## v9
Design top_control_unit, start of the top module:
module top_control_unit(
    input wire clk,
    input wire reset,
    input wire btnL,
    input wire btnR,
    input wire btnC,
    input wire [7:0] multiplicand,
    input wire [7:0] multiplier,
    output wire [6:0] seg,
    output wire [3:0] an,
    output led
);
Settings: LEC_CHECK=0, CAP_MARGIN=20, CORE_MARGIN=2, CORE_UTILIZATION=58, CTS_CLUSTER_SIZE=61, SETUP_SLACK_MARGIN=3.78, SLEW_MARGIN=20; clock period 13.3 ns.
run.sh (not shown) runs the stock make flow with config.mk's settings and CLKGATE_MAP_FILE=.
| v9 | all stages done | FAIL | negative setup slack |
Modified inputs, v18 compared to v9
Settings: setting CELL_PAD_IN_SITES_DETAIL_PLACEMENT to 2 for the first time; setting CELL_PAD_IN_SITES_GLOBAL_PLACEMENT to 1 for the first time; changing CTS_CLUSTER_SIZE from 61 to 19; removing SETUP_SLACK_MARGIN (formerly 3.78); setting HOLD_SLACK_MARGIN to 0.18 for the first time; setting PLACE_DENSITY_LB_ADDON to 0.18 for the first time; setting MIN_ROUTING_LAYER to met1 for the first time; setting GPL_ROUTABILITY_DRIVEN to 0 for the first time; changing CORE_UTILIZATION from 58 to 69; changing SLEW_MARGIN from 20 to 0; setting ABC_AREA to 1 for the first time; changing the clock period (ns, I/O delays scaled along) from 13.3 to 30.0.
## What came out
Between v18 and v9, it is v18 whose standard cell core area is lower, by 5900 um^2. Of v18 and v9, the lower die size belongs to v18. Looking at cell area after synthesis, v18 sits 590 um^2 lower than v9 does. Comparing effective utilization at floorplan for v18 and v9, the bigger number came from v18. Among v9 and v18, the run that stopped before the end is v18, and it is the only one. Every stage of v9 finished as expected; the final checks, on the other hand, flagged negative setup slack, which means the layout fails. No final results exist for v18, since it was stopped by error FLW-0024 during global placement without I/O (3_1_place_gp_skip_io). Changes observed in v18 relative to v9: yosys stat chip area down 590 um^2, simple logic cell fraction of the synthesized area now sits higher, total cells reported by yosys after synthesis increased by 25% relative to the old numbers.
### v18 -> v11
Settings: GPL_ROUTABILITY_DRIVEN no longer set, was 0; CTS_CLUSTER_DIAMETER now 236, previously not set; CELL_PAD_IN_SITES_DETAIL_PLACEMENT no longer set, was 2; PLACE_DENSITY_LB_ADDON now 0.2, was 0.18; SETUP_SLACK_MARGIN now 0.07, previously not set; MIN_ROUTING_LAYER no longer set, was met1; HOLD_SLACK_MARGIN now 0.29, was 0.18; CTS_CLUSTER_SIZE now 15, was 19; CORE_UTILIZATION now 72, was 69; SLEW_MARGIN now 20, was 0; CELL_PAD_IN_SITES_GLOBAL_PLACEMENT no longer set, was 1; CAP_MARGIN now 40, was 20; the clock period (ns, I/O delays scaled along) now 13.4, was 30.0.
Results
Re share of synthesized cell area in full adder, half adder and majority cells: no difference whatsoever between v18 and v11.
Relative to v18, die outline width decreased by 3.5 um in v11.
v11 against v18; overall die height is down by a few percent.
Delta (v11 minus v18): count of flip-flops with a built-in enable after synthesis ~0 delta, number of core rows down about 1.7%, starting density of the core increased 2.6 points, synthesized cell count roughly the same, placeable core region saw a decrease.
Chip area estimate from yosys synthesis: v11 vs v18 identical
Looking at the reports, v11 completed the entire flow and the layout it produced met the timing, design-rule and antenna checks.
v18 → v11: simple-gate share of the synthesized area comparable, full die area -4.1%.
Modified inputs, v40 compared to v11
Settings: CTS_CLUSTER_SIZE: 15 -> unset; CTS_CLUSTER_DIAMETER: 236 -> unset; ABC_AREA: 1 -> unset; CAP_MARGIN: 40 -> 20; PLACE_DENSITY_LB_ADDON: 0.2 -> unset; SETUP_SLACK_MARGIN: 0.07 -> unset; CORE_UTILIZATION: 72 -> 66; HOLD_SLACK_MARGIN: 0.29 -> unset; the clock period (ns, I/O delays scaled along): 13.4 -> 24.2.
## What came out
- Higher worst hold slack among v40 and v11: v40
- Against v11, v40 comes in 7.2 points lower on area growth from synthesis to layout.
- Slack of the worst reg-to-reg path improves in v40 relative to v11.
- v11 ended up with simple AND/OR/NAND/NOR gates as its prevailing logic family in the synthesized netlist; v40 ended up with AND-OR/OR-AND gates.
- Route | v40 vs v11 | wire shorter in v40
What v15 does differently from v40 at the input level:
Settings: CTS_CLUSTER_SIZE newly set to 24; HOLD_SLACK_MARGIN newly set to 0.21; CAP_MARGIN changed from 20 to 0; PLACE_DENSITY_LB_ADDON newly set to 0.27; CELL_PAD_IN_SITES_DETAIL_PLACEMENT newly set to 2; CORE_MARGIN changed from 2 to 7; CORE_ASPECT_RATIO newly set to 0.68; SLEW_MARGIN changed from 20 to 10; CORE_UTILIZATION changed from 66 to 40; the clock period (ns, I/O delays scaled along) changed from 24.2 to 32.2.
Findings:
- Final standard cell area without fillers | v15 above v40
- The via count of the routed design reported for v15 is greater than that of v40 by 10%.
- Comparing v15 and v40, the lower worst setup skew after layout is on v40.
- In the reports for v15 and v40, the larger switching power as a share of total power belongs to v15.
The following lists how v33 was set up differently from v15:
Settings: changing CORE_MARGIN from 7 to 5; changing CELL_PAD_IN_SITES_DETAIL_PLACEMENT from 2 to 0; changing CORE_UTILIZATION from 40 to 39; removing HOLD_SLACK_MARGIN (formerly 0.21); setting ABC_AREA to 1 for the first time; changing the clock period (ns, I/O delays scaled along) from 32.2 to 17.6.
Wire length per cell in v33 is about 55% below v15. Synthesized area: higher on v15. Max number of non-clock buffers in the layout across v15 and v33: v15. Re area growth from synthesis to layout: v15 and v33 aren't equal, and the higher value belongs to v33.
No activity file was given, so power comes from the tool's default toggle rates.
